### flow/design.v
/*verilator lint_off UNUSEDSIGNAL*/
/*verilator lint_off MULTITOP*/
/*verilator lint_off WIDTH*//*verilator lint_off LATCH*/
module fadd_sub(
  input logic        clk_i,
  input logic [31:0] operand_a,
  input logic [31:0] operand_b,
  output logic[31:0] result_o
);
  logic [7:0]  a_exponent, b_exponent;             
  logic [7:0]  result_exponent;
  logic [23:0] a_mantissa, b_mantissa;             
  logic [24:0] result_mantissa;
  logic        a_sign, b_sign, result_sign;        
  logic [23:0] tmp_mantissa;
  logic [7:0]  in_e, out_e;
  logic [24:0] in_m, out_m;
  logic [7:0]  diff;
always_ff@(posedge(clk_i))
begin
  a_sign <= operand_a[31];
  b_sign <= operand_b[31];
  if(operand_a[30:23]==0)
    begin
      a_exponent <= (operand_a[22:0] != 0)? 8'b00000001 : 8'b00000000;
      a_mantissa <= {1'b0,operand_a[22:0]};
    end
  else
    begin
      a_exponent <= operand_a[30:23];
      a_mantissa <= {1'b1,operand_a[22:0]};
    end
  if(operand_b[30:23]==0)
    begin
      b_exponent <= (operand_b[22:0] != 0)? 8'b00000001 : 8'b00000000;
      b_mantissa <= {1'b0,operand_b[22:0]};
    end
  else
    begin
      b_exponent <= operand_b[30:23];
      b_mantissa <= {1'b1,operand_b[22:0]};
    end
end
always_comb
begin
  diff         = 8'd0;
  tmp_mantissa = 24'd0;
  if(a_exponent == b_exponent)
    begin
      result_exponent = a_exponent;
      if(a_sign == b_sign)                                                     
        begin
          result_sign           = a_sign;
          result_mantissa       = a_mantissa + b_mantissa;
        end
      else                                                                    
        begin
          if(a_mantissa > b_mantissa)
            begin
              result_sign     = a_sign;
              result_mantissa = a_mantissa - b_mantissa;
            end
          else
            begin
              result_sign     = b_sign;
              result_mantissa = b_mantissa - a_mantissa;
            end
        end
    end
  else                                                                               
    begin
      if(a_exponent > b_exponent)
        begin
          result_sign     = a_sign;
          result_exponent = a_exponent;
          diff            = a_exponent - b_exponent;
          tmp_mantissa    = b_mantissa >> diff;
          if(a_sign == b_sign)
            result_mantissa = a_mantissa + tmp_mantissa;
          else
            result_mantissa = a_mantissa - tmp_mantissa;
        end
      else
        begin
          result_sign      = b_sign;
          result_exponent  = b_exponent;
          diff             = b_exponent - a_exponent;
          tmp_mantissa     = a_mantissa >> diff;
          if(a_sign == b_sign)
            result_mantissa  = b_mantissa + tmp_mantissa;
          else
            result_mantissa  = b_mantissa - tmp_mantissa;
        end
    end
  if(result_mantissa[24]==1)
    begin
      result_exponent = result_exponent + 8'd1;
      result_mantissa = result_mantissa >> 1;
    end
  result_o = {result_sign, result_exponent, result_mantissa[22:0]};
end
endmodule
### flow/run.sh
#!/bin/bash
# the make line also repeats each setting of config.mk as NAME=value (left out here)
make -C /OpenROAD-flow-scripts/flow DESIGN_CONFIG=/design/flow/config.mk WORK_HOME=/design/flow/orfs CLKGATE_MAP_FILE= finish
### flow/config.mk
export PLATFORM = sky130hd
export DESIGN_NAME = fadd_sub
export DESIGN_NICKNAME = fadd_sub
export VERILOG_FILES = /design/flow/design.v
export SDC_FILE = /design/flow/constraint.sdc
export NUM_CORES = 4
export LEC_CHECK = 0
export ABC_AREA = 1
export CAP_MARGIN = 20
export CORE_MARGIN = 2
export CORE_UTILIZATION = 59
export CTS_CLUSTER_DIAMETER = 303
export CTS_CLUSTER_SIZE = 96
export SLEW_MARGIN = 20
### flow/constraint.sdc
create_clock -name core_clock -period 6.66 [get_ports {clk_i}]
set_input_delay 1.3320 -clock core_clock [delete_from_list [all_inputs] [get_ports {clk_i}]]
set_output_delay 1.3320 -clock core_clock [all_outputs]
set_load 0.01 [all_outputs]
==> notes.md, run 1 <==
Implementation progress

The synthesis report names the predominant flop master as sky130_fd_sc_hd__dfxtp_1. In this run, the synthesized area fraction spent on AND-OR/OR-AND gates is recorded as 16.8%. The number of rows in the core area stands at 50.

The initial utilization of the core area, before any placement, comes to between 60% and 70%. Recorded from the global router log, the overflow total was about 400. The estimated wirelength of the detail-placed design stands at ~35000 µm.

The all-layer global routing usage stands at 89.3%. Sequential elements use 11.8% of the synthesized area. The flow halted during global routing. The die footprint stands at roughly 20000 µm². The total cell area reported by yosys after synthesis stands at ~11000 µm². The top cell type by area accounts for around a fifth of the synthesized area. Sorting the synthesized cells by how often they occur yields sky130_fd_sc_hd__nand2_1 (590), sky130_fd_sc_hd__nand3_1 (240), sky130_fd_sc_hd__inv_1 (208).

The synthesized net count stands at about 2100. The placement report lists the number of port buffers as about 96. In the post-synthesis netlist, the cell with the most instances is sky130_fd_sc_hd__nand2_1.

The number of distinct library cells after synthesis stands at 51. The run stopped with a tool error. The mean area per synthesized cell stands at about 5.8 µm².

The core region is around 19000 µm². The post-synthesis async set-or-reset flop share stands at 0%. The tool reported: "[ERROR GRT-0232] Routing congestion too high. Check the congestion heatmap in the GUI".

The number of standard cells reported by yosys stands at 1938. The number of enable flip-flop cells stands at 0. The number of storage elements in the synthesis netlist stands at between 60 and 70. The fraction of synthesized area in multiplexers stands at less than 1%. In the post-synthesis netlist, the biggest area contributors are sky130_fd_sc_hd__nand2_1 (20%), sky130_fd_sc_hd__ha_1 (13%), sky130_fd_sc_hd__dfxtp_1 (12%). Summing the areas of all and, or, nand and nor instances in the mapped netlist gives between 30% and 40% of the synthesized area. The floorplan report gives the top-level pin count as a little under 100.

The tree is rooted in a sky130_fd_sc_hd__clkbuf_16. Clock tree synthesis inserted a total of 9 buffers. The height of the die stands at between 100 and 150 µm.

From left edge to right edge, the die measures roughly 140 µm. The post-synthesis instance area stands at between 10000 and 15000 µm². Per the synthesis report, the dominant area consumer among library cells is sky130_fd_sc_hd__nand2_1. The worst-case setup slack after placement stands at -1.40 ns.

The H-tree depth stands at 3. The clock tree has to reach about 66 sinks. The maximum buffer depth of the clock tree stands at 2. For this run, the number of Yosys warnings is 1. Routability-driven placement finished with a final weighted congestion of around 1.1.

Counting every instance in the synthesized netlist gives 1938. Per the synthesis report, the adder-cell share of the synthesized area is ~14%. The number of hold buffers added after CTS was 0. Grouping non-sequential cells by family puts the most area in simple AND/OR/NAND/NOR gates. The area share of xor/xnor cells in the synthesized design stands at under 10%.
-- layer usage --
metal  global-route usage [%]  GRT overflow
met4                     96.0           129
met1                     86.3             6
met3                     76.8             8
met5                     47.9             1
met2                      104           246
-- metrics by stage --
stage	power (mW)	instances	cell area, µm²	util [%]
2_1_floorplan	2.78	1938	11200	-
4_1_cts	5.79	2517	16000	85.8
3_5_place_dp	4.64	2434	14100	75.8
3_3_place_gp	4.58	2434	14100	75.8
-- timing repair --
item,in CTS
pin swaps,83
resized,376
cloned,10
setup buffers,57
setup endpoints to repair,31
==> inputs of run 2 (changes only) <==
Settings changed: CELL_PAD_IN_SITES_GLOBAL_PLACEMENT from default to 2, CORE_ASPECT_RATIO from default to 1.8, CORE_MARGIN 2 to 6, CORE_UTILIZATION 59 to 39, CTS_CLUSTER_DIAMETER 303 to 241, CTS_CLUSTER_SIZE 96 to 70, GPL_ROUTABILITY_DRIVEN from default to 0, MAX_ROUTING_LAYER from default to met5, PLACE_DENSITY_LB_ADDON from default to 0.02, SETUP_SLACK_MARGIN from default to -0.09, SLEW_MARGIN 20 to 10.
Clock period 6.66 ns to 12.4 ns, I/O delays scaled along.
==> run 2 against run 1 <==
Now clean on timing, DRC and antenna. Area after synthesis did not move. Synthesized cell count did not move. Die size rose by 65%.
==> notes.md, run 2 <==
The full implementation flow was run.

After synthesis, the netlist uses 51 different library cells. Per the Yosys statistics, synthesis produced ~1900 cells. The floorplan step defined a core boundary enclosing roughly 28000 µm². Per the hold report, the tightest min-delay path originates at operand_b[31]. The area fraction in and, or, nand and nor cells stands at a little under two fifths. In the per-layer breakdown of the detailed-route log, met1 shows ~17000 µm.

Switching power as a fraction of the total was reported as a little over half. Along the worst hold path, the cell count comes to 1. Data on the critical path arrives at its endpoint at roughly 8.9 ns. The largest net degree at the start of global routing stands at roughly 60. In the routed layout, each cell is associated on average with a via count of roughly 5.4. The via count of the first global-routing pass is approximately 12000. The portion of the post-synthesis area used by sequential elements stands at 11.8%. The DRC violations left stands at 0. The initial antenna violation count is 0. The most critical hold endpoint after final layout shows a slack of about 2.6 ns. The clock H-tree reported by CTS has 3 levels. The critical path's slowest stage uses the library cell sky130_fd_sc_hd__nand3_2.

As logged by OpenROAD, the buffers inserted on ports number between 90 and 100. The first global-routing pass estimated ~70000 µm of wire. The finished cells cover 12600 µm².

The worst path uses 91.9% of the clock period. The count of hold-fix buffers inserted at cts stands at 0. The critical path maximum fanout is about 59. The largest total area in the synthesized netlist belongs to sky130_fd_sc_hd__nand2_1.

The capture point of the critical path was reported as result_o[10]. The total clock buffers created by CTS stands at 9. Once placement finished, the instance area stood at between 10000 and 15000 µm².

The synthesis stats list as the most numerous cell sky130_fd_sc_hd__nand2_1. Power comes to 2.44 mW. The die footprint stands at 33100 µm². Per the OpenROAD power report, switching power amounts to between 1 and 1.5 mW.

Summing the areas of all compound-gate instances in the mapped netlist gives 16.8% of the synthesized area. In the synthesized netlist the async set-or-reset flop fraction comes to 0%. The average wire length per cell after detail routing stands at between 15 and 20 µm. Counting buffers and inverters, the worst setup path is 37 cells deep. The worst hold path belongs to the class in -> reg. Counting every instance in the synthesized netlist gives about 1900. The total inserted antenna cells stands at 0.

The total leakage power stands at around 6.6 nW. The worst setup path is launched from a flip-flop. The path with the worst hold slack has its endpoint at b_sign.

Setup repair after global routing left no endpoint under its margin. The data required time of the critical path stands at between 9 and 10 ns. The detailed router reports a met3 wire length of between 1500 and 2000 µm. The largest vdd supply drop stands at 0.144 mV. The timing report shows the most common cell along the critical path to be sky130_fd_sc_hd__nand2_1. Summed over all layers, the global routing overflow is 0. The fraction of synthesized area in multiplexers stands at less than 1%. The pin closest to its max-slew limit shows a slew of roughly 0.97 ns. The all-layer global routing usage stands at between 20% and 30%.

The ratio of total power to cell area stands at approximately 190 nW/µm². After layout, the worst setup slack is ~1 ns. For this design, the sink count on the clock tree is 66. The most used flip-flop cell after synthesis is sky130_fd_sc_hd__dfxtp_1. Cell internal power was estimated by the tool at approximately 1.1 mW. Between the synthesized netlist and the finished layout, the area growth was recorded as 12.7%. In the synthesized netlist, the cells that appear most often are sky130_fd_sc_hd__nand2_1 (590), sky130_fd_sc_hd__nand3_1 (240), sky130_fd_sc_hd__inv_1 (208). The height of the die stands at 239 µm. The initial core utilization stands at around 40%.

The detailed-router iteration count before antenna repair stands at 5. The final layout reports a setup TNS of 0 ns. Once detailed placement completed, the half-perimeter wirelength came to approximately 40000 µm. Of the post-synthesis cell area, the dominant cell type holds between 10% and 20%. In the detailed route, the total length drawn on met2 is approximately 26000 µm. Per the final report, max-transition violations number 0. The tally of yosys warning messages stands at 1. The worst-case setup slack after placement stands at 1.48 ns.

CTS placed an instance of sky130_fd_sc_hd__clkbuf_16 at the clock tree root. The number of top-level pins stands at roughly 97. The wire length reported by the detailed router stands at approximately 47000 µm.

Gates resized during post-CTS repair numbered 0. After the first detailed-routing iteration, the DRC count stood at 650. Yosys attributes the largest share of cell area to sky130_fd_sc_hd__nand2_1 (20%), sky130_fd_sc_hd__ha_1 (13%), sky130_fd_sc_hd__dfxtp_1 (12%). The flow reports an fmax of ~90 MHz. Sequential cells consume a total of ~240 µW. In this run the top signal layer used is met4. The combinational-cell power consumption stands at between 1.5 and 2 mW.

The share of total power in combinational logic stands at roughly four fifths. The flow ran to the end and the layout has no timing, DRC or antenna violations. For reference, the placement row count at floorplan is a little over 80.

Across all layers, the routed design uses 12700 vias. The post-route minimum period stands at approximately 11 ns. Looking at the power breakdown, the clock network takes roughly 11% of the total. The net count after synthesis is ~2100. STA classifies the critical path endpoint as a primary output. Looking at the power breakdown, sequential logic takes around a tenth of the total. According to the timing report, the critical path is launched from a_exponent[0]. After Yosys synthesis, full adders, half adders and majority gates account for a little over an eighth of the synthesized area. The maximum cell stage delay along the critical path stands at 0.61 ns. Grouping stages by cell kind, the critical path spends the most delay in simple AND/OR/NAND/NOR gates. The hold violation total from the final report stands at 0. The worst slew margin relative to its limit stands at about a third. The largest share of the power goes to combinational cells. The maximum buffer depth of the clock tree stands at 2. The timing report gives the clock slew at the launch and capture registers of the worst setup and hold paths as 0.06 ns. For this run, the share of the core covered by cells in the final layout is between 40 and 50%. The count of placed standard cells including taps stands at around 2300.

For the clock group, total power comes out at roughly 270 µW. Of the combinational cells, the family taking the most area is simple AND/OR/NAND/NOR gates. In this run the maximum-capacitance check reported violations numbering 0. The final layout contains approximately 2100 nets. According to the floorplan report, the die width is ~140 µm. The critical path buffer and inverter count stands at 6. The mean area per synthesized cell stands at 5.78 µm².

Per the finish-stage timing summary, setup violations number 0. For this run, the number of standard cells in the final layout without fillers is 2347. The detail route stage leaves a number of antenna-violating nets equal to 0.

TritonCTS built the clock tree. By startpoint and endpoint, the worst setup path is classified as reg -> out. The area share of xor/xnor cells in the synthesized design stands at between 8 and 9%. The post-synthesis instance area stands at roughly 11000 µm².

The post-synth count of flops with an enable pin is 0. Per the repair_timing log after CTS, setup buffers inserted total 0. The stage logs contain a warning count of ~81. The number of storage elements in the synthesis netlist stands at between 60 and 70.

Yosys reports a chip area of between 10000 and 15000 µm².
==> run 2: per-layer routing <==
layer | GRT usage, % | vias up
met1 | 27.1 | 5863
li1 | - | 6363
met2 | 55.7 | 379
met5 | 0 | -
met3 | 2.89 | 97
met4 | 13.9 | 0
==> run 2: cell type report <==
cell class                 instances  area (µm²)
clock inverter                     2        35.0
fill                            3166       15400
multi-input combinational       1554        8580
tap                              378         473
sequential                        66        1320
inverter                         218         821
clock buffer                      14         264
timing repair buffer             115        1120
==> inputs of run 3 (changes only) <==
Settings changed: CAP_MARGIN 20 to 15, CELL_PAD_IN_SITES_GLOBAL_PLACEMENT 2 to default, CORE_ASPECT_RATIO 1.8 to 0.7, CORE_MARGIN 6 to 2, CORE_UTILIZATION 39 to 68, CTS_CLUSTER_DIAMETER 241 to 222, CTS_CLUSTER_SIZE 70 to 96, GPL_ROUTABILITY_DRIVEN 0 to default, MAX_ROUTING_LAYER met5 to default, PLACE_DENSITY from default to 0.37, PLACE_DENSITY_LB_ADDON 0.02 to default, SETUP_SLACK_MARGIN -0.09 to 2.42, SLEW_MARGIN 10 to 20, TNS_END_PERCENT from default to 25.
Clock period 12.4 ns to 8.32 ns, I/O delays scaled along.
==> run 3 against run 2 <==
Area after synthesis stayed put. Die size is 47% lower. The flow now stops in global routing. Synthesized cell count stayed put.
==> notes.md, run 3 <==
Implementation progress

The commonest cells after synthesis are sky130_fd_sc_hd__nand2_1 (590), sky130_fd_sc_hd__nand3_1 (240), sky130_fd_sc_hd__inv_1 (208). The HPWL after detailed placement is 32700 µm. It got as far as global routing and failed there. The cell area that synthesis handed to floorplanning was roughly 11000 µm². In this run the clock root is driven by a sky130_fd_sc_hd__clkbuf_16. For this design, the sink count on the clock tree is approximately 66.

The longest clock path from root to sink contains 2 buffers. For this run, the register share of the synthesized area comes to between 10% and 20%. The gate-level netlist out of Yosys references 51 unique cell types. The overall die size recorded for this design is about 18000 µm². Sorting the Yosys area breakdown by cell type puts at the top sky130_fd_sc_hd__nand2_1. The H-tree was split into 3 levels.

Detailed placement reports a standard cell area of roughly 12000 µm². In the post-synthesis netlist, the cell with the most instances is sky130_fd_sc_hd__nand2_1. In this run, the synthesized area fraction spent on xor and xnor cells is recorded as under 10%. The number of port buffers stands at about 96. The floorplan core area stands at ~16000 µm².

The remaining global-route overflow stands at approximately 160. The number of standard cells reported by yosys stands at a little under 2000. The number of top-level pins stands at a little under 100. The number of enable flip-flop cells stands at 0.

The synthesized netlist handed to floorplanning was reported with a cell count of ~1900. The synthesized netlist has a Yosys-reported chip area of approximately 11000 µm². The synthesized net count stands at approximately 2100. The placer's final routability congestion estimate stands at 1.16. The number of rows in the core area stands at 39. The area share of the largest cell type after synthesis stands at around a fifth. The cell-mix breakdown from Yosys lists the compound-gate area share as around 17%. The count of hold-fix buffers inserted at cts stands at 0.

Of the combinational cells, the family taking the most area is simple AND/OR/NAND/NOR gates. The first error in the log reads "[ERROR GRT-0232] Routing congestion too high. Check the congestion heatmap in the GUI". The synthesis report lists the most area-consuming cells as sky130_fd_sc_hd__nand2_1 (20%), sky130_fd_sc_hd__ha_1 (13%), sky130_fd_sc_hd__dfxtp_1 (12%). The most used flip-flop cell after synthesis is sky130_fd_sc_hd__dfxtp_1. The mean area per synthesized cell stands at approximately 5.8 µm².

Per the OpenROAD floorplan log, the width of the die is about 160 µm. The floorplan step set the die height to between 100 and 150 µm. The tally of yosys warning messages stands at 1. The area fraction in and, or, nand and nor cells stands at a little under two fifths. Of all flip-flops after synthesis, the portion carrying an async set or reset was 0%.

The adder and majority cell fraction of the synthesized area stands at 13.7%. The fraction of synthesized area in multiplexers stands at less than 1%. The initial core utilization stands at between 60 and 70%.

The total clock buffers created by CTS stands at 9. The number of storage elements in the synthesis netlist stands at roughly 66. The flow did not finish. The all-layer global routing usage stands at between 80% and 90%.
==> run 3: per-stage QoR <==
stage | utilization, % | cells | setup slack (ns)
floorplan | - | 1938 | 1.37
global placement | 76.9 | 2203 | -0.396
detailed placement | 76.9 | 2203 | -0.426
CTS | 87.8 | 2289 | 0.640
==> run 3: repair_timing <==
action	in CTS
gates cloned	6
endpoints found under the setup margin	32
endpoints found under the hold margin	0
buffers inserted	64
resized	325
pin swaps	83
==> run 3: metal layers <==
metal | global-route usage (%) | GRT overflow
met5 | 39.2 | 0
met4 | 87.3 | 95
met3 | 74.9 | 2
met2 | 95.4 | 58
met1 | 85.5 | 1
==> inputs of run 4 (changes only) <==
Settings changed: CAP_MARGIN 15 to 20, CORE_ASPECT_RATIO 0.7 to default, CORE_UTILIZATION 68 to 65, SETUP_SLACK_MARGIN 2.42 to -0.29, TNS_END_PERCENT 25 to 5.
Clock period 8.32 ns to 6.48 ns, I/O delays scaled along.
==> run 4 against run 3 <==
The run again fails in global routing. Area after synthesis did not move. Synthesized cell count did not move. Die size rose by 4.4%.
==> notes.md, run 4 <==
Implementation progress

Per the synth stats, the flop cell with the highest instance count is sky130_fd_sc_hd__dfxtp_1. The main area contributors are sky130_fd_sc_hd__nand2_1 (20%), sky130_fd_sc_hd__ha_1 (13%), sky130_fd_sc_hd__dfxtp_1 (12%). CTS added clock buffers totalling 9. The horizontal die dimension reported for this design is about 140 µm. The synthesis stat section lists a flop and latch total of around 66. The all-layer global routing usage stands at 75.2%.

For this run, the register share of the synthesized area comes to 11.8%. The clock drives roughly 66 sinks. The height of the die stands at approximately 140 µm. The total cell area reported by yosys after synthesis stands at approximately 11000 µm².

The synthesized netlist was found by Yosys to have 1938 cells. Per the synthesis report, the dominant area consumer among library cells is sky130_fd_sc_hd__nand2_1. The top cell type by area accounts for 19.8% of the synthesized area. Counting every instance in the synthesized netlist gives ~1900. sky130_fd_sc_hd__nand2_1 is the most common cell in the netlist. Yosys mapped a number of flops with a built-in enable equal to 0. Per the GRT congestion report, total overflow comes to 11.

After synthesis, the share of flip-flops with an asynchronous set or reset is 0%. The flow stopped in global routing. After detailed placement, the design holds a cell count of 2459. The die footprint stands at approximately 18000 µm². The adder and majority cell fraction of the synthesized area stands at between 10% and 20%. The maximum buffer depth of the clock tree stands at 2.

After Yosys synthesis, XOR and XNOR cells account for around 8.5% of the synthesized area. The compound-gate portion of the synthesized area stands at 16.8%. The post-synthesis instance area stands at about 11000 µm². When the netlist entered floorplanning its net count stood at between 2000 and 2500. In the synthesized netlist, mux cells make up less than 1% of the area. The number of port buffers stands at 96. The H-tree depth stands at 3. The number of distinct library cells after synthesis stands at 51. The commonest cells after synthesis are sky130_fd_sc_hd__nand2_1 (590), sky130_fd_sc_hd__nand3_1 (240), sky130_fd_sc_hd__inv_1 (208). The report lists the number of standard-cell rows as 47. The run stopped with a tool error. The placement summary gives the final routability congestion estimate as 1.11. The estimated wirelength of the detail-placed design stands at approximately 36000 µm. After synthesis, the largest family of logic cells by area is simple AND/OR/NAND/NOR gates. Pin placement for this block handled approximately 97 I/O pins. The tally of yosys warning messages stands at 1. The first error in the log reads "[ERROR GRT-0116] Global routing finished with congestion. Check the congestion regions in the DRC Viewer". The floorplan core area stands at 16700 µm². The tree is rooted in a sky130_fd_sc_hd__clkbuf_16. The area fraction in and, or, nand and nor cells stands at a little under two fifths. The mean area per synthesized cell stands at ~5.8 µm². The initial core utilization stands at about 67%.
[run 4: timing repair]
action | 4_1_cts
pin swaps | 65
gates cloned | 6
setup buffers | 36
endpoints found under the setup margin | 31
hold buffers | 0
resized | 232
endpoints found under the hold margin | 0
[run 4: layer usage]
metal / GRT usage [%] / GRT overflow
met5: 21.7 / 0
met4: 76.4 / 6
met3: 58.8 / 0
met2: 93.3 / 5
met1: 74.5 / 0
[run 4: stage by stage]
step                      TNS [ns]  cell area, µm²  util [%]  setup slack (ns)  total power [mW]
after floorplan              -7.88           11200         -            -0.324              2.83
after global placement      -36.14           14400      86.0             -1.23              4.75
after detailed placement    -44.55           14400      86.0             -1.52              4.85
after CTS                   -31.59           15600      93.2             -1.04              5.94
==> inputs of run 5 (changes only) <==
Settings changed: ABC_AREA 1 to default, CORE_UTILIZATION 65 to 40, CTS_CLUSTER_DIAMETER 222 to default, CTS_CLUSTER_SIZE 96 to default, PLACE_DENSITY 0.37 to default, SETUP_SLACK_MARGIN -0.29 to default, TNS_END_PERCENT 5 to default.
Clock period 6.48 ns to 14.8 ns, I/O delays scaled along.
==> run 5 against run 4 <==
The run now finishes clean. Die size rose by 49%. Area after synthesis fell by 7.0%. Synthesized cell count fell by 28%.
==> notes.md, run 5 <==
The full implementation flow was run.

The number of OpenROAD warnings stands at slightly above 80. The maximum buffer depth of the clock tree stands at 2. At floorplan, the net count of the design was reported as approximately 1600. The worst slew margin relative to its limit stands at 28.1%. The tree is rooted in a sky130_fd_sc_hd__clkbuf_16.

The flow reports that sequential cells draw around 11% of the design power. The share of the Yosys chip area taken by registers is 12.7%. The average wire length per cell after detail routing stands at between 20 and 25 µm.

Synthesis instantiated 85 different standard cells from the library. Entering global routing, the biggest net connects a little under 70 pins. The area of placed instances stands at about 12000 µm². Looking at the hold checks, the worst path lands on a_sign. Counting flops with a built-in enable in the synthesized netlist gives 0. Along the worst hold path, the cell count comes to 1. The die is roughly 170 µm wide. The filler cell count stands at around 2700. The number of max-capacitance violations reported stands at 0. For this run the aggregate overflow at the end of global routing stands at 0. The via count of the first global-routing pass is approximately 10000.

The number of post-CTS setup repair buffers stands at 0. The met1 capacity usage during global routing stands at 38.8%. After synthesis, the largest area contributor takes up a little over an eighth of total cell area. For reference, the critical path is launched at a_exponent[0]. The dominant power group in this design is combinational cells. The H-tree depth stands at 3. According to the I/O placement log, the pin count is slightly below 100. The routed via count stands at 10900.

The worst setup path is of the reg -> out kind. Among cell families on the critical path, the largest total delay comes from AND-OR/OR-AND gates. The flow ran to the end and the layout has no timing, DRC or antenna violations. Counting instances in the post-synthesis netlist gives the leading cell types as sky130_fd_sc_hd__nand2_1 (125), sky130_fd_sc_hd__a21oi_1 (119), sky130_fd_sc_hd__inv_1 (115). The largest vdd supply drop stands at between 0.2 and 0.25 mV. STA classifies the critical path startpoint as a flip-flop. Per the log, the first TritonRoute iteration ended with a DRC count of around 950. The total inserted antenna cells stands at 0.

TritonCTS built the clock tree. Static timing analysis puts the maximum clock frequency at between 70 and 80 MHz. The floorplan core area stands at 25800 µm². met2 is the most crowded layer. Setup repair after global routing left no endpoint under its margin. In the synthesized netlist, the dominant kind of combinational cell is AND-OR/OR-AND gates. The met3 global-route usage stands at 4.60%. The internal portion of total power stands at approximately 980 µW. Summed over all layers, the routed wires come to 39400 µm.

The total cell area reported by yosys after synthesis stands at approximately 10000 µm². Pins over their slew limit in the final report were tallied at 0. The tally of yosys warning messages stands at 1. The net switching fraction of the power stands at 49.0%. Looking at the max-slew report, the worst-margin pin has a slew of 1.05 ns.

In the routed design, unresolved DRC markers number 0. The number of storage elements in the synthesis netlist stands at 66. The global-route met2 utilization stands at a little under half. The clock drives around 66 sinks. The post-synthesis async set-or-reset flop share stands at 0%. Sorting the synthesized cells by area gives the leading types as sky130_fd_sc_hd__ha_1 (14%), sky130_fd_sc_hd__dfxtp_1 (13%), sky130_fd_sc_hd__a21oi_1 (5.7%).

The initial antenna violation count is 1. In this run the remaining antenna-violating nets after routing total 0. For this run, the slowest stage of the critical path takes between 0.6 and 0.7 ns. In the final timing run, aggregate negative setup slack is 0 ns. STA lists the startpoint of the worst hold path as operand_a[31]. According to the timing report, the data required time at the worst endpoint equals roughly 12 ns.

Combinational cells account for between 70% and 80% of the total power. The compound-gate portion of the synthesized area stands at between 20% and 30%. The arrival time of the worst setup path stands at approximately 10 ns. The finished design was reported to have a net count of about 1600. In this run the full chip footprint comes out at 27300 µm². From bottom edge to top edge, the die measures 165 µm. Note, the detailed placer reported a final HPWL of ~31000 µm. The area of all placed cells without fillers stands at roughly 12000 µm².

The first-pass GRT wire length stands at 59500 µm. Per report_power, the Clock row totals ~230 µW. Summing all multi-input logic gate instances after layout gives roughly 8300 µm². The final hold violation count recorded for this run is 0. Synthesis produced a netlist whose cell count is 1402. Of all cell types, the one taking the most synthesized area is sky130_fd_sc_hd__ha_1. The detailed-router iteration count before antenna repair stands at 6. The min-delay analysis places its worst path in the category in -> reg. The post-cts sizing count stands at 0. The fraction of synthesized area in multiplexers stands at ~12%.

The slowest stage of the critical path belongs to the cell sky130_fd_sc_hd__o21a_4. The sequential cells in the finished layout cover a total of 1320 µm². The cell area that synthesis handed to floorplanning was about 10000 µm². Post-synth the commonest register cell is sky130_fd_sc_hd__dfxtp_1. The total clock buffers created by CTS stands at 9. Global routing consumed, over all layers together, between 20% and 30% of the routing resources.

The count of hold-fix buffers inserted at cts stands at 0. In this run the static leakage power is 5.20 nW. Looking at the worst setup and hold paths, the clock pins of their registers show a slew of about 0.06 ns. The via density per instance stands at just over 6.

The final timing report counts setup violations totalling 0. Combinational power for this build is roughly 1.5 mW. OpenROAD reports that the post-layout worst path occupies approximately nine tenths of the period. The number of standard cells reported by yosys stands at about 1400. The adder and majority cell fraction of the synthesized area stands at approximately 15%. The routed design could run at a clock period as short as between 10 and 15 ns. The script reports the combined buffer and inverter count of the critical path as 6. For reference, the critical path is captured by result_o[30]. Per the gpl log, the routability congestion estimate is 0.979. The initial utilization of the core area, before any placement, comes to around 40%.

Summed over all nets, the switching power comes to 938 µW. The worst setup path is captured at a primary output. The mean area per synthesized cell stands at ~7.4 µm². The clock network power share stands at 11.8%. In this run the power density over the cells is 162 nW/µm². The synthesis stats list as the most numerous cell sky130_fd_sc_hd__nand2_1.

The growth of design area from synthesis to finish stands at 13.5%. The area fraction in and, or, nand and nor cells stands at about a fifth. The power in sequential cells stands at 206 µW. The area share of xor/xnor cells in the synthesized design stands at ~6.5%. Row generation in the floorplan step produced slightly below 60 rows. During placement, the flow inserted port buffers numbering about 96. The maximum fanout encountered on the critical timing path stands at between 60 and 70. The critical path runs through a total of 36 cells.
## run 5: layer usage
layer	part of all wire, %	up-vias	wire, µm
met5	0	-	0
met4	4.3	0	1700
met3	8.3	101	3280
met2	44	543	17200
met1	44	5062	17200
li1	-	5148	-
## run 5: per-stage QoR
step / hold slack (ns) / cells / power (mW) / worst slack, ns / utilization, %
3_5_place_dp: 3.41 / 1767 / 1.66 / 2.30 / 44.6
2_1_floorplan: 2.99 / 1402 / 1.14 / 4.48 / -
3_3_place_gp: 3.41 / 1767 / 1.66 / 2.59 / 44.6
6_report: 3.05 / 1783 / 1.91 / 1.76 / 45.8
5_1_grt: 3.06 / 1783 / 2.03 / 1.10 / 45.8
4_1_cts: 3.05 / 1783 / 1.90 / 1.88 / 45.8
## run 5: final cells by class
| class | count | area share, % |
|---|---|---|
| inverters | 115 | 3.65 |
| clock inverters | 5 | 0.455 |
| clock buffers | 11 | 2.05 |
| multi-input cells | 1138 | 69.9 |
| flip-flops and latches | 66 | 11.2 |
| repair buffers | 113 | 9.21 |
| well taps | 335 | 3.55 |
==> inputs of run 6 (changes only) <==
Settings changed: CAP_MARGIN 20 to 30, CELL_PAD_IN_SITES_DETAIL_PLACEMENT from default to 1, CELL_PAD_IN_SITES_GLOBAL_PLACEMENT from default to 3, CORE_ASPECT_RATIO from default to 0.54, CORE_MARGIN 2 to 6, CORE_UTILIZATION 40 to 43, CTS_CLUSTER_SIZE from default to 54, HOLD_SLACK_MARGIN from default to -0.09, MAX_ROUTING_LAYER from default to met5, MIN_ROUTING_LAYER from default to met2, SLEW_MARGIN 20 to 35.
Clock period 14.8 ns to 12.0 ns, I/O delays scaled along.
==> run 6 against run 5 <==
The run now fails in global placement. Area after synthesis did not move. Synthesized cell count unchanged. Die size grew 3.4%.
==> notes.md, run 6 <==
Implementation progress

The synthesis report lists the Yosys warning total as 1. The synthesized net count stands at between 1500 and 2000. The number of instances in the synthesized netlist stands at roughly 1400. Summed over its instances, the top area cell type makes up a little over an eighth of the synthesized netlist area. sky130_fd_sc_hd__nand2_1 is the most common cell in the netlist. The number of top-level pins stands at 97. The area fraction in and, or, nand and nor cells stands at between 20% and 30%. After synthesis, the most frequently instantiated cells are sky130_fd_sc_hd__nand2_1 (125), sky130_fd_sc_hd__a21oi_1 (119), sky130_fd_sc_hd__inv_1 (115). The cell-mix breakdown from Yosys lists the adder-cell area share as 14.7%. The chip area line in the Yosys stat output reads 10400 µm². The die footprint stands at around 28000 µm².

Sequential cells were found to cover about an eighth of the synthesized design area. Per the synth stats, the proportion of register bits with asynchronous set or reset is 0%. Per the OpenROAD floorplan log, the width of the die is about 220 µm. By area, the combinational part of the netlist is dominated by AND-OR/OR-AND gates. Of the total synthesized cell area, the portion taken by AND-OR and OR-AND cells is between 20% and 30%. The floorplan has between 40 and 50 rows. The synthesized design contains between 60 and 70 register bits. By area the synthesized netlist is led by sky130_fd_sc_hd__ha_1 (14%), sky130_fd_sc_hd__dfxtp_1 (13%), sky130_fd_sc_hd__a21oi_1 (5.7%). Multiplexer cells account for between 10% and 20% of the synthesized area. Summing every instance area after synthesis gives about 10000 µm².

Sorting the Yosys area breakdown by cell type puts at the top sky130_fd_sc_hd__ha_1. The number of enable flip-flop cells stands at 0. The area share of xor/xnor cells in the synthesized design stands at approximately 6.5%. The run stopped with a tool error. The floorplan core area stands at 23500 µm². The initial core utilization stands at 44.2%.

The tool reported: "[ERROR GPL-0301] Utilization 102.659 % exceeds 100%". The number of different library cells used by synthesis comes to 85. Yosys stat counts 1402 cells in the synthesized netlist. The commonest register cell is sky130_fd_sc_hd__dfxtp_1.

It got as far as global placement and failed there. The mean area per synthesized cell stands at 7.43 µm². The height of the die stands at approximately 130 µm.
==> inputs of run 7 (changes only) <==
Settings changed: ABC_AREA from default to 0, CAP_MARGIN 30 to 20, CELL_PAD_IN_SITES_DETAIL_PLACEMENT 1 to 0, CELL_PAD_IN_SITES_GLOBAL_PLACEMENT 3 to default, CORE_ASPECT_RATIO 0.54 to default, CORE_MARGIN 6 to 2, CORE_UTILIZATION 43 to 20, CTS_CLUSTER_DIAMETER from default to 151, CTS_CLUSTER_SIZE 54 to default, GPL_TIMING_DRIVEN from default to 0, HOLD_SLACK_MARGIN -0.09 to default, MAX_ROUTING_LAYER met5 to default, SLEW_MARGIN 35 to 20, TNS_END_PERCENT from default to 75.
Clock period 12.0 ns to 20.4 ns, I/O delays scaled along.
==> run 7 against run 6 <==
Now clean on timing, DRC and antenna. Area after synthesis did not move. Die size rose by 91%. Synthesized cell count did not move.
==> notes.md, run 7 <==
The full implementation flow was run.

Among all stages on the critical path, the largest delay is contributed by sky130_fd_sc_hd__clkdlybuf4s50_1. Entering global routing, the biggest net connects 14 pins. Per the timing report, the biggest fanout along the worst path comes to 10. Along the critical path, the tally of buffer and inverter instances is 7. The worst slew margin relative to its limit stands at about 11%. The flow ran to the end and the layout has no timing, DRC or antenna violations. The placer's final routability congestion estimate stands at between 1 and 1.5. Looking at the hold checks, the worst path lands on a_sign.

The remaining global-route overflow stands at 0. The arrival time of the worst setup path stands at approximately 11 ns. The power of the clock network stands at between 150 and 200 µW. Counting flops and latches in the post-synthesis netlist gives around 66. After synthesis, the mean cell area works out to roughly 7.4 µm².

In this run, the synthesized area fraction spent on and/or/nand/nor cells is recorded as between 20% and 30%. The final net count stands at roughly 1700. The count of hold-fix buffers inserted at cts stands at 0. The floorplan die width stands at 232 µm. The chip occupies approximately 54000 µm². The global routing stage identified its most utilized layer as met3.

The post-route minimum period stands at around 15 ns. Looking at the max-slew report, the worst-margin pin has a slew of 1.33 ns. In the Yosys report, the sequential cells make up around an eighth of the chip area. Setup violations remaining at the end of the flow were counted as 0. The final critical-path share of the clock period stands at 73.1%. Net switching is 53.6% of the power.

Max-cap violations in this run came to 0. In this run, the synthesized area fraction spent on adder and majority cells is recorded as between 10% and 20%. By area, the combinational part of the netlist is dominated by AND-OR/OR-AND gates. The number of OpenROAD warnings stands at slightly above 80. Counting distinct cell types in the post-synthesis netlist gives 85. Port buffering added between 90 and 100 buffers. The worst hold path cell count stands at 1. The routed layout has roughly 16000 vias. In this run the cell area of the synthesized design comes to ~10000 µm².

In this run the worst setup path begins at a_exponent[0]. For reference, the final report shows the hold violation count at 0. The net switching power stands at roughly 840 µW. Per the CTS log, the root buffer master is sky130_fd_sc_hd__clkbuf_16. By startpoint and endpoint, the worst setup path is classified as reg -> out. The wire length reported by the detailed router stands at 51100 µm.

TritonRoute output was used to compute an average wire per cell of 23.2 µm. For this design the ratio of total power to cell area is roughly 120 nW/µm². The number of clock sinks stands at 66. STA classifies the critical path startpoint as a flip-flop. In this run the worst hold path is classified as in -> reg. Combinational cells consume a total of 1.24 mW. The met1 capacity usage during global routing stands at 0%.

The maximum buffer depth of the clock tree stands at 2. Per report_power, the sequential group accounts for about a tenth of the total. Relative to the synthesized area, the layout overhead comes to 21.3%. By area the synthesized netlist is led by sky130_fd_sc_hd__ha_1 (14%), sky130_fd_sc_hd__dfxtp_1 (13%), sky130_fd_sc_hd__a21oi_1 (5.7%).

Looking at hold timing, the worst path starts from operand_a[31]. The number of post-CTS setup repair buffers stands at 0. For the final routed database, the setup TNS stands at 0 ns.

The clock network burns between 10 and 15% of the power. The worst setup path is captured at a primary output. Dividing the detail-routed via count by the number of cells gives roughly 7.1. The timing report attributes the biggest portion of critical-path delay to AND-OR/OR-AND gates.

The largest total area in the synthesized netlist belongs to sky130_fd_sc_hd__ha_1. The area share of the largest cell type after synthesis stands at around 14%. The synth_stat.txt file lists the number of cells as between 1000 and 1500. By instance count, the leading cell after synthesis is sky130_fd_sc_hd__nand2_1. Summing internal, switching and leakage power gives around 1.6 mW. The H-tree depth stands at 3. The synthesized net count stands at about 1600. The first-pass GRT wire length stands at roughly 74000 µm. According to the floorplan report, the die height is about 230 µm. Looking at the power breakdown, combinational cells take between 70 and 80% of the total.

Among the stages of the critical path, the cell type that occurs most often is sky130_fd_sc_hd__a21oi_1. The synthesis run shows the most used standard cells to be sky130_fd_sc_hd__nand2_1 (125), sky130_fd_sc_hd__a21oi_1 (119), sky130_fd_sc_hd__inv_1 (115). The post-synthesis async set-or-reset flop share stands at 0%.

Max-slew check failures listed in the final report amount to 0. According to the timing report, the critical path is captured at result_o[14]. The report lists the number of cells resized after CTS as 0. STA puts the critical path data required time at roughly 16 ns. The violation tally recorded at the end of detailed-routing iteration 0 is around 3300. The total cell area reported by yosys after synthesis stands at approximately 10000 µm². The largest vdd supply drop stands at 0.175 mV. Ranked by power, first place goes to combinational cells. The maximum clock rate stands at between 60 and 70 MHz.

The floorplan core area stands at 51400 µm². Global routing consumed, over all layers together, 28.6% of the routing resources. The met3 global-route usage stands at approximately two fifths. The synthesis report names the predominant flop master as sky130_fd_sc_hd__dfxtp_1. The count of cell instances traversed by the critical path stands at 36. The initial core utilization stands at between 20% and 30%. The power in sequential cells stands at approximately 150 µW. The compound-gate portion of the synthesized area stands at 25.7%. The number of top-level pins stands at around 97. The internal portion of total power stands at a little over 700 µW. The total clock buffers created by CTS stands at 9. Before antenna repair, the detailed router went through 14 iterations. The initial antenna violation count is 1.

The total leakage power stands at about 5.3 nW. The number of routed nets with antenna violations stands at 0. In this run, synthesis inferred 0 flip-flops with an integrated enable.

The global-route met2 utilization stands at 30.2%. TritonCTS built the clock tree. On the reported timing paths, the clock transition at the registers reads about 0.06 ns. TritonRoute reported its final design rule violation total as 0. In the placement report, post-DP HPWL is listed as approximately 39000 µm. Setup repair after global routing left no endpoint under its margin. The number of rows in the core area stands at around 83. The maximum cell stage delay along the critical path stands at approximately 0.7 ns. The tally of yosys warning messages stands at 1. The via count of the first global-routing pass is about 17000.

In the synthesized netlist, the number of instances is ~1400. After synthesis, the share of cell area in mux cells is between 10% and 20%. The synthesized netlist devotes under 10% of its cell area to XOR and XNOR gates.
-- run 7: cell type report --
type,count,area [µm²]
clock buffer,9,225
clock inverter,7,76.3
antenna,7,17.5
inverter,115,432
sequential,66,1320
tap,680,851
multi-input combinational,1138,8290
fill,5689,38800
timing repair buffer,99,995
buffer,83,425
-- run 7: routing by layer --
metal	part of all wire (%)	vias to the layer above
li1	-	5220
met2	43	4578
met4	9.9	36
met5	2.4	-
met3	44	639
met1	0	5267
-- run 7: stage by stage --
step | std cells | area, µm² | hold WS (ns) | setup WS, ns | utilization [%]
2_1_floorplan | 1402 | 10400 | 4.11 | 8.96 | -
3_3_place_gp | 2178 | 12200 | 4.54 | 6.71 | 23.8
3_5_place_dp | 2180 | 12300 | 4.54 | 6.63 | 23.9
4_1_cts | 2196 | 12600 | 4.13 | 6.18 | 24.5
5_1_grt | 2197 | 12600 | 4.13 | 4.93 | 24.5
6_report | 2204 | 12600 | 4.13 | 5.49 | 24.6
==> inputs of run 8 (changes only) <==
Settings changed: ABC_AREA 0 to default, CAP_MARGIN 20 to 5, CELL_PAD_IN_SITES_DETAIL_PLACEMENT 0 to default, CORE_UTILIZATION 20 to 70, CTS_CLUSTER_DIAMETER 151 to 50, CTS_CLUSTER_SIZE from default to 41, GPL_TIMING_DRIVEN 0 to default, MIN_ROUTING_LAYER met2 to default, TNS_END_PERCENT 75 to 5.
Clock period 20.4 ns to 6.48 ns, I/O delays scaled along.
==> run 8 against run 7 <==
Die size is 71% lower. Synthesized cell count unchanged. Area after synthesis is the same. The flow now stops in clock tree synthesis.
==> notes.md, run 8 <==
Implementation progress

In the post-synthesis netlist, the biggest area contributors are sky130_fd_sc_hd__ha_1 (14%), sky130_fd_sc_hd__dfxtp_1 (13%), sky130_fd_sc_hd__a21oi_1 (5.7%). Of the combinational cells, the family taking the most area is AND-OR/OR-AND gates. The number of port buffers stands at between 90 and 100. The count of placed standard cells including taps stands at approximately 1900.

The post-synth count of flops with an enable pin is 0. The floorplan core area stands at 14500 µm². Routability-driven placement finished with a final weighted congestion of about 1.2. The floorplan die width stands at between 100 and 150 µm. By count the netlist is led by sky130_fd_sc_hd__nand2_1 (125), sky130_fd_sc_hd__a21oi_1 (119), sky130_fd_sc_hd__inv_1 (115).

Summing the areas of all compound-gate instances in the mapped netlist gives roughly 26% of the synthesized area. The largest total area in the synthesized netlist belongs to sky130_fd_sc_hd__ha_1. The synthesized net count stands at about 1600. The die is between 100 and 150 µm tall. The stage where the run came to a stop is clock tree synthesis. The synthesis stats list as the most numerous cell sky130_fd_sc_hd__nand2_1. The run stopped with a tool error. The post-synthesis instance area stands at roughly 10000 µm². Synthesis handed over a netlist of approximately 1400 instances. The portion of the post-synthesis area used by sequential elements stands at about an eighth. In this run the core area contains 44 standard-cell rows. For this design the top-level I/O count stands at approximately 97.

The adder and majority cell fraction of the synthesized area stands at approximately 15%. The initial core utilization stands at 71.6%. Per the detailed placement report, the placed cell area equals approximately 14000 µm².

The number of standard cells reported by yosys stands at between 1000 and 1500. Per the synthesis report, the single largest cell type by area occupies 13.6% of cell area. The mean area per synthesized cell stands at about 7.4 µm². The number of distinct library cells after synthesis stands at 85. Looking at the cell usage after synthesis, the top flip-flop cell is sky130_fd_sc_hd__dfxtp_1. Multiplexer cells account for about an eighth of the synthesized area. Detailed placement finished with a half-perimeter wire length of 41400 µm. The total cell area reported by yosys after synthesis stands at approximately 10000 µm². The first error in the log reads "[ERROR DPL-0033] detailed placement checks failed during check placement". The die footprint stands at about 16000 µm². Yosys reported that registers with async set or reset make up 0%. Summing the areas of all and, or, nand and nor instances in the mapped netlist gives about 20% of the synthesized area. The area share of xor/xnor cells in the synthesized design stands at between 6 and 7%.

The number of storage elements in the synthesis netlist stands at 66. The tally of yosys warning messages stands at 1.
## run 8: stage by stage
step	setup slack, ns	setup TNS [ns]	power (mW)	util, %
after floorplan	-1.72	-50.86	2.97	-
after global placement	-2.20	-66.71	4.76	95.1
after detailed placement	-2.88	-87.62	5.09	95.1
==> inputs of run 9 (changes only) <==
Settings changed: CAP_MARGIN 5 to 20, CTS_CLUSTER_DIAMETER 50 to 44, TNS_END_PERCENT 5 to 100.
Clock period 6.48 ns to 10.1 ns, I/O delays scaled along.
==> run 9 against run 8 <==
The layout now fails its checks (negative setup slack). Area after synthesis stayed put. Die size stayed put. Synthesized cell count stayed put.
==> notes.md, run 9 <==
The full implementation flow was run.

The run finished, with violations left. The layout checks failed on negative setup slack. The area of all placed cells without fillers stands at around 13000 µm². The post-route minimum period stands at about 11 ns. In the power breakdown, the biggest contributor is combinational cells.

Pins over their slew limit in the final report were tallied at 0. Global routing finished with a remaining overflow of 0. Tracing the worst setup path back leads to its startpoint at a_exponent[0]. The power in sequential cells stands at between 300 and 400 µW. The total cell area reported by yosys after synthesis stands at between 10000 and 15000 µm². The post-route worst hold slack stands at ~2.1 ns. The DRC violations left stands at 0.

Setup repair after global routing could not meet its margin everywhere. After Yosys synthesis, XOR and XNOR cells account for roughly 6.5% of the synthesized area. Per the synth stats, the flop cell with the highest instance count is sky130_fd_sc_hd__dfxtp_1. The overall power stands at 3.43 mW. The number of distinct library cells after synthesis stands at 85. For reference, the post-synthesis area per instance comes to between 7 and 8 µm². STA lists the startpoint of the worst hold path as operand_b[31]. The number of rows in the core area stands at 44. After clock tree synthesis, the clock-pin slew on the worst setup and hold paths is 0.06 ns.

Looking at the power breakdown, sequential logic takes between 8 and 9% of the total. The commonest cells after synthesis are sky130_fd_sc_hd__nand2_1 (125), sky130_fd_sc_hd__a21oi_1 (119), sky130_fd_sc_hd__inv_1 (115). The cell sitting at the root of the clock tree is a sky130_fd_sc_hd__clkbuf_16. The worst-case setup slack after placement stands at -0.226 ns. Per the synthesis report, the dominant area consumer among library cells is sky130_fd_sc_hd__ha_1. The die footprint stands at 15900 µm². The share of total power in combinational logic stands at about four fifths.

For reference, the critical path is captured by result_o[16]. The initial core utilization stands at 71.6%. The required time at the worst endpoint is listed as 8.08 ns. The all-layer global routing usage stands at between 50% and 60%. Per the placement report, the placed cell count is between 1500 and 2000. The utilization of the core after routing stands at 87.4%.

The worst setup path is launched from a flip-flop. The net count of the finished layout is 1721. Yosys instantiated no cell more often than sky130_fd_sc_hd__nand2_1. Among the non-sequential cells, AND-OR/OR-AND gates take the most area.

The arrival time of the worst setup path stands at about 9 ns. Per the detail_route report, vias per standard cell equal roughly 7.7. The compound-gate portion of the synthesized area stands at about 26%. Ranked by total cell area, the synthesized netlist is headed by sky130_fd_sc_hd__ha_1 (14%), sky130_fd_sc_hd__dfxtp_1 (13%), sky130_fd_sc_hd__a21oi_1 (5.7%). The number of top-level pins stands at slightly below 100.

The cell-mix breakdown from Yosys lists the simple-gate area share as 20.1%. The largest vdd supply drop stands at around 0.37 mV. The mapped netlist covers around 10000 µm². The sum of negative setup slack stands at -17.81 ns. The via count of the first global-routing pass is between 10000 and 15000. The height of the die stands at about 130 µm.

The cell count after synthesis came out at between 1000 and 1500. The average wire length per cell after detail routing stands at roughly 27 µm. The number of port buffers stands at between 90 and 100.

The kind of cell with the highest combined delay along the critical path is AND-OR/OR-AND gates. According to the dpl log, the detail-placed design has an HPWL of just under 30000 µm. In the post-route report, total wirelength is listed as about 47000 µm. Per the STA report, the cell with the highest stage delay on the worst path is sky130_fd_sc_hd__a2111oi_0. Summing all placed instances gives a cell area of 11700 µm². The routed via count stands at about 13000. The floorplan die width stands at approximately 130 µm. The initial antenna violation count was 1. The pre-antenna-repair detailed-routing pass consisted of 21 iterations.

The portion of synthesized area spent on multiplexers is about an eighth. The total area inside the core boundary comes to ~15000 µm². The number of enable flip-flop cells stands at 0. The final worst setup slack stands at -0.792 ns. The setup-violating endpoint count in the final report stands at 31. The pin closest to its max-slew limit shows a slew of 1.33 ns. In this run the remaining antenna-violating nets after routing total 0. In this run the biggest area consumer among cell types represents a little over an eighth of the synthesized area.

The placer's final routability congestion estimate stands at between 1 and 1.5. The maximum clock rate stands at a little over 90 MHz. Of the total power, the clock network draws between 10% and 20%. The total leakage power stands at about 5.7 nW. TritonCTS built the clock tree.

The ratio of total power to cell area stands at roughly 270 nW/µm². In the Yosys report the total cell count is 1402. Per the run report, area growth between synthesis and finish was 22.0%.

The worst hold path cell count stands at 1. The H-tree depth stands at 3. The longest clock path from root to sink contains 2 buffers.

The final critical-path share of the clock period stands at 108%. The critical path buffer and inverter count stands at 7. The worst setup path is captured at a primary output.

The number of hold buffers added after CTS was 0. The number of OpenROAD warnings stands at between 80 and 90. The number of storage elements in the synthesis netlist stands at between 60 and 70. Per STA, the highest per-stage delay on the worst path measures 1.09 ns. The number of clock sinks stands at 66.

Combinational cells consume a total of roughly 2.8 mW. Leaving out filler cells and counting taps, the final layout contains 1726. The count of cell instances traversed by the critical path stands at 31. The slew check shows that the tightest pin keeps a relative margin of a little over a tenth. The final antenna diode tally reported by the flow is 0.

The total clock buffers created by CTS stands at 9. Switching power as a fraction of the total was reported as 51.5%. By startpoint and endpoint, the worst setup path is classified as reg -> out. The flow reports power dissipated in the clock network as roughly 380 µW.

The cell-mix breakdown from Yosys lists the adder-cell area share as between 10% and 20%. The final hold violation count recorded for this run is 0. Summed over all nets, the switching power comes to between 1.5 and 2 mW. The maximum fanout encountered on the critical timing path stands at 5. The endpoint of the worst hold path is reported as b_sign. After synthesis, flip-flops and latches occupy between 10% and 20% of the total area. The first-pass GRT wire length stands at ~65000 µm. The largest net degree at the start of global routing stands at roughly 53. The synthesized net count stands at approximately 1600.

The number of max-capacitance violations reported stands at 0. After the first detailed-routing iteration, the DRC count stood at approximately 2600. Counting the warning lines in the Yosys log gives 1.

The internal portion of total power stands at 1.66 mW. In this run the worst hold path is classified as in -> reg. For this run, asynchronously set or reset flops after synthesis account for 0%. Counting stages on the worst path, the most repeated cell is sky130_fd_sc_hd__buf_4.
-- run 9: layout make-up --
type,count,area [µm²]
clock buffer,10,229
clock inverter,6,115
fill,787,1830
inverter,115,432
multi-input combinational,1140,8650
sequential,66,1320
tap,184,230
timing repair buffer,205,1730
-- run 9: routing by layer --
metal	track usage, %	up-vias	wire length [µm]
li1	-	5321	-
met1	58.9	5830	14600
met2	80.6	1463	19000
met3	16.9	636	7750
met4	39.6	0	5960
met5	0.619	-	0
-- run 9: repair_timing --
action,4_1_cts,5_1_grt
hold endpoints to repair,0,0
setup endpoints to repair,31,31
resized,71,119
pin swaps,8,29
gates cloned,4,0
buffers inserted,24,22
==> inputs of run 10 (changes only) <==
Settings changed: CORE_UTILIZATION 70 to 61, CTS_CLUSTER_DIAMETER 44 to default, CTS_CLUSTER_SIZE 41 to default, SETUP_SLACK_MARGIN from default to 1.83, TNS_END_PERCENT 100 to default.
Clock period 10.1 ns to 6.56 ns, I/O delays scaled along.
==> run 10 against run 9 <==
The run now fails in global routing. Die size increased by 14%. Area after synthesis unchanged. Synthesized cell count unchanged.
==> notes.md, run 10 <==
Implementation progress

The global routing report lists combined usage of all routing layers as about two thirds. The synthesis report gives the async set-or-reset register share as 0%. The area of placed instances stands at around 14000 µm². The clock H-tree reported by CTS has 3 levels. The post-synth register bit count is roughly 66. The flow did not finish.

In the Yosys report, the sequential cells make up between 10% and 20% of the chip area. The number of standard cells reported by yosys stands at around 1400. The floorplan core area stands at ~17000 µm².

The floorplan die width stands at approximately 130 µm. The die is between 100 and 150 µm tall. The tool reported: "[ERROR GRT-0116] Global routing finished with congestion. Check the congestion regions in the DRC Viewer". The adder and majority cell fraction of the synthesized area stands at roughly 15%. The number of instances in the synthesized netlist stands at around 1400.

Setup slack on the worst path after placement came out at -2.75 ns. The most frequently used library cell after synthesis is sky130_fd_sc_hd__nand2_1. The synthesized netlist devotes 6.49% of its cell area to XOR and XNOR gates. The fraction of synthesized area in multiplexers stands at ~12%. The count of hold-fix buffers inserted at cts stands at 0. The number of distinct library cells after synthesis stands at roughly 85. The mean area per synthesized cell stands at between 7 and 8 µm². The synthesized net count stands at approximately 1600. The placer's final routability congestion estimate stands at between 1 and 1.5. The tally of yosys warning messages stands at 1. The mapped netlist covers between 10000 and 15000 µm². By area, the combinational part of the netlist is dominated by AND-OR/OR-AND gates. The number of clock sinks stands at ~66. Yosys attributes the largest share of cell area to sky130_fd_sc_hd__ha_1 (14%), sky130_fd_sc_hd__dfxtp_1 (13%), sky130_fd_sc_hd__a21oi_1 (5.7%). The total cell area reported by yosys after synthesis stands at 10400 µm². The total clock buffers created by CTS stands at 9. The most used flip-flop cell after synthesis is sky130_fd_sc_hd__dfxtp_1. It got as far as global routing and failed there. The number of enable flip-flop cells stands at 0.

Once detailed placement completed, the half-perimeter wirelength came to ~36000 µm. In the synthesized netlist, the cells that appear most often are sky130_fd_sc_hd__nand2_1 (125), sky130_fd_sc_hd__a21oi_1 (119), sky130_fd_sc_hd__inv_1 (115). Summed over all instances, the cell type with the most area after synthesis is sky130_fd_sc_hd__ha_1. Summed over all layers, the global routing overflow is 3. The maximum buffer depth of the clock tree stands at 2. The floorplan report gives the top-level pin count as roughly 97. The cell sitting at the root of the clock tree is a sky130_fd_sc_hd__clkbuf_16.

The die covers between 15000 and 20000 µm². After Yosys synthesis, AND-OR and OR-AND compound gates account for about a quarter of the synthesized area. The number of port buffers stands at roughly 96. The cell-mix breakdown from Yosys lists the simple-gate area share as ~20%.

The area share of the largest cell type after synthesis stands at between 10% and 20%. The initialized floorplan defines about 47 standard-cell rows. The initial core utilization stands at 62.6%.
[run 10: layer usage]
layer / track usage (%) / overflow
met4: 68.8 / 0
met1: 70.0 / 0
met3: 45.9 / 0
met2: 88.9 / 3
met5: 10.8 / 0
[run 10: per-stage QoR]
| stage | total power [mW] | instances | setup TNS [ns] |
|---|---|---|---|
| global placement | 4.98 | 1959 | -68.89 |
| CTS | 6.06 | 2016 | -74.53 |
| floorplan | 3.08 | 1402 | -48.73 |
| detailed placement | 5.13 | 1959 | -80.33 |
[run 10: what timing repair did]
item | CTS
buffers inserted | 37
resized | 215
cloned | 4
setup endpoints to repair | 32
pin swaps | 46
==> inputs of run 11 (changes only) <==
Settings changed: CAP_MARGIN 20 to 0, CORE_ASPECT_RATIO from default to 0.51, CORE_UTILIZATION 61 to 47, CTS_CLUSTER_SIZE from default to 62, GPL_ROUTABILITY_DRIVEN from default to 0, MAX_ROUTING_LAYER from default to met5, MIN_ROUTING_LAYER from default to met2, PLACE_DENSITY from default to 0.73, SETUP_SLACK_MARGIN 1.83 to 2.38, SLEW_MARGIN 20 to 35, TNS_END_PERCENT from default to 95.
Clock period 6.56 ns to 14.7 ns, I/O delays scaled along.
==> run 11 against run 10 <==
The flow again stops in global routing. Die size grew 29%. Area after synthesis did not move. Synthesized cell count did not move.
==> notes.md, run 11 <==
Implementation progress

The maximum buffer depth of the clock tree stands at 2. Recorded from the global router log, the overflow total was 38. The number of port buffers stands at 96. The run stopped with a tool error. After Yosys synthesis, XOR and XNOR cells account for around 6.5% of the synthesized area.

The cell type that accounts for the most area after synthesis is sky130_fd_sc_hd__ha_1. For reference, simple AND, OR, NAND and NOR cells occupy about a fifth of the area reported after synthesis. After synthesis, the share of flip-flops with an asynchronous set or reset is 0%. The initial core utilization stands at between 40% and 50%. After floorplanning, the core was sized to cover approximately 21000 µm². The H-tree depth stands at 3. The compound-gate portion of the synthesized area stands at about a quarter. Grouping non-sequential cells by family puts the most area in AND-OR/OR-AND gates. The adder and majority cell fraction of the synthesized area stands at between 10 and 15%.

The number of storage elements in the synthesis netlist stands at ~66. The chip area line in the Yosys stat output reads between 10000 and 15000 µm². Summing the sequential cell areas from Yosys gives between 10% and 20% of the chip area. Overall routing resource usage recorded by global route was ~56%.

Row generation in the floorplan step produced 38 rows. The number of clock sinks stands at about 66. The post-synthesis instance area stands at 10400 µm². The tally of yosys warning messages stands at 1. The number of enable flip-flop cells stands at 0. The floorplan die width stands at around 210 µm. Per the synthesis report, the number of distinct cell types is 85. The tool reported: "[ERROR GRT-0116] Global routing finished with congestion. Check the congestion regions in the DRC Viewer". The floorplan report gives the top-level pin count as just under 100. Per the synth stats, the flop cell with the highest instance count is sky130_fd_sc_hd__dfxtp_1.

sky130_fd_sc_hd__nand2_1 is the most common cell in the netlist. In the synthesized netlist, mux cells make up 12.1% of the area. The die footprint stands at 23400 µm². The number of standard cells reported by yosys stands at between 1000 and 1500. Counting every net in the synthesized netlist gives roughly 1600. Sorting the synthesized cells by area gives the leading types as sky130_fd_sc_hd__ha_1 (14%), sky130_fd_sc_hd__dfxtp_1 (13%), sky130_fd_sc_hd__a21oi_1 (5.7%). Ranked by instance count, the synthesized netlist is headed by sky130_fd_sc_hd__nand2_1 (125), sky130_fd_sc_hd__a21oi_1 (119), sky130_fd_sc_hd__inv_1 (115). The area share of the largest cell type after synthesis stands at between 10% and 20%. The count of hold-fix buffers inserted at cts stands at 0. According to the logs, the last stage reached was global routing. TritonCTS created 9 clock buffers. Each instance of the synthesized netlist takes up on average around 7.4 µm².

Per the CTS log, the root buffer master is sky130_fd_sc_hd__clkbuf_16. The number of instances in the synthesized netlist stands at around 1400. In the placement report, post-DP HPWL is listed as about 29000 µm. The height of the die stands at around 110 µm.
## run 11: per-layer routing
layer  global-route usage, %  overflow
met3                    67.5        27
met4                    33.5         0
met2                    59.4         0
met5                    44.6        11
met1                       -         -
## run 11: repair_timing
item | in CTS
endpoints found under the setup margin | 31
setup buffers | 5
gates resized | 13
cloned | 2
pin swaps | 2
## run 11: metrics by stage
step	util (%)	instances	cell area, µm²	power (mW)	setup WS [ns]
CTS	55.6	1752	11900	1.95	2.41
detailed placement	53.3	1729	11500	1.66	2.11
global placement	53.3	1729	11500	1.64	2.51
floorplan	-	1402	10400	1.15	4.40
==> inputs of run 12 (changes only) <==
Settings changed: ABC_AREA from default to 1, CAP_MARGIN 0 to 20, CORE_ASPECT_RATIO 0.51 to default, CORE_UTILIZATION 47 to 66, CTS_CLUSTER_DIAMETER from default to 353, CTS_CLUSTER_SIZE 62 to 99, GPL_ROUTABILITY_DRIVEN 0 to default, MAX_ROUTING_LAYER met5 to default, MIN_ROUTING_LAYER met2 to default, PLACE_DENSITY 0.73 to 0.36, SETUP_SLACK_MARGIN 2.38 to default, SLEW_MARGIN 35 to 20, TNS_END_PERCENT 95 to 5.
Clock period 14.7 ns to 6.65 ns, I/O delays scaled along.
==> run 12 against run 11 <==
Area after synthesis rose by 7.5%. Synthesized cell count rose by 38%. Die size fell by 23%. The flow again stops in global routing.
==> notes.md, run 12 <==
Implementation progress

The flow did not finish. It got as far as global routing and failed there. The tool reported: "[ERROR GRT-0232] Routing congestion too high. Check the congestion heatmap in the GUI". The area share of xor/xnor cells in the synthesized design stands at under 10%.

After synthesis, flip-flops and latches occupy a little under an eighth of the total area. CTS placed an instance of sky130_fd_sc_hd__clkbuf_16 at the clock tree root. The initial core utilization stands at between 60% and 70%.

The mean area per synthesized cell stands at 5.78 µm². CTS added clock buffers totalling 9. The number of storage elements in the synthesis netlist stands at about 66. The warning tally printed by Yosys for this design is 1. Per the Yosys statistics, synthesis produced just under 2000 cells. Per the synthesis report, the dominant area consumer among library cells is sky130_fd_sc_hd__nand2_1. The post-synthesis async set-or-reset flop share stands at 0%.

In the synthesis report, Yosys lists the chip area as approximately 11000 µm². Looking at the clock tree report, the maximum root-to-sink buffer count equals 2. Post-synth the commonest register cell is sky130_fd_sc_hd__dfxtp_1.

At the end of routability-driven placement, the weighted congestion stood at 1.09. Among the non-sequential cells, simple AND/OR/NAND/NOR gates take the most area. The height of the die stands at between 100 and 150 µm.

The main area contributors are sky130_fd_sc_hd__nand2_1 (20%), sky130_fd_sc_hd__ha_1 (13%), sky130_fd_sc_hd__dfxtp_1 (12%). The die footprint stands at ~18000 µm². The count of placed standard cells including taps stands at between 2000 and 2500. Per the synthesis report, the number of distinct cell types is 51.

The number of instances in the synthesized netlist stands at 1938. The adder and majority cell fraction of the synthesized area stands at between 10 and 15%. The count of hold-fix buffers inserted at cts stands at 0.

Yosys reports that the most numerous cell types are sky130_fd_sc_hd__nand2_1 (590), sky130_fd_sc_hd__nand3_1 (240), sky130_fd_sc_hd__inv_1 (208). The number of port buffers stands at 96. For this run, the total global-route usage over all layers was measured as 92.9%. Among all cell types in the netlist, the one instantiated most often is sky130_fd_sc_hd__nand2_1.

The region available for standard cell placement spans approximately 17000 µm². The number of rows in the core area stands at roughly 47. The cell-mix breakdown from Yosys lists the compound-gate area share as 16.8%. The area share of the largest cell type after synthesis stands at around a fifth. Summing all multiplexer cells gives an area fraction of less than 1%. The H-tree depth stands at 3. The floorplan report gives the top-level pin count as 97.

The floorplan die width stands at 134 µm. The area fraction in and, or, nand and nor cells stands at between 30% and 40%. The number of enable flip-flop cells stands at 0.

For this run the detailed placement stage logged an HPWL of roughly 35000 µm. The number of clock sinks stands at roughly 66. The remaining global-route overflow stands at approximately 660.

The mapped netlist covers approximately 11000 µm². The number of nets handed over by synthesis was approximately 2100.
[run 12: metal layers]
layer	track usage, %	GRT overflow
met2	109	393
met4	106	223
met3	77.8	19
met5	50.6	0
met1	87.2	20
[run 12: repair_timing]
action / CTS
buffers inserted: 11
setup endpoints to repair: 31
resized: 177
pin swaps: 40
gates cloned: 2
[run 12: per-stage QoR]
stage | utilization (%) | power (mW) | cell area, µm² | worst slack (ns)
detailed placement | 84.5 | 4.64 | 14000 | -1.25
global placement | 84.5 | 4.55 | 14000 | -0.997
CTS | 88.9 | 5.47 | 14700 | -0.895
floorplan | - | 2.77 | 11200 | -0.0321
Power figures rest on the tool's default switching activity, not on a simulated workload.
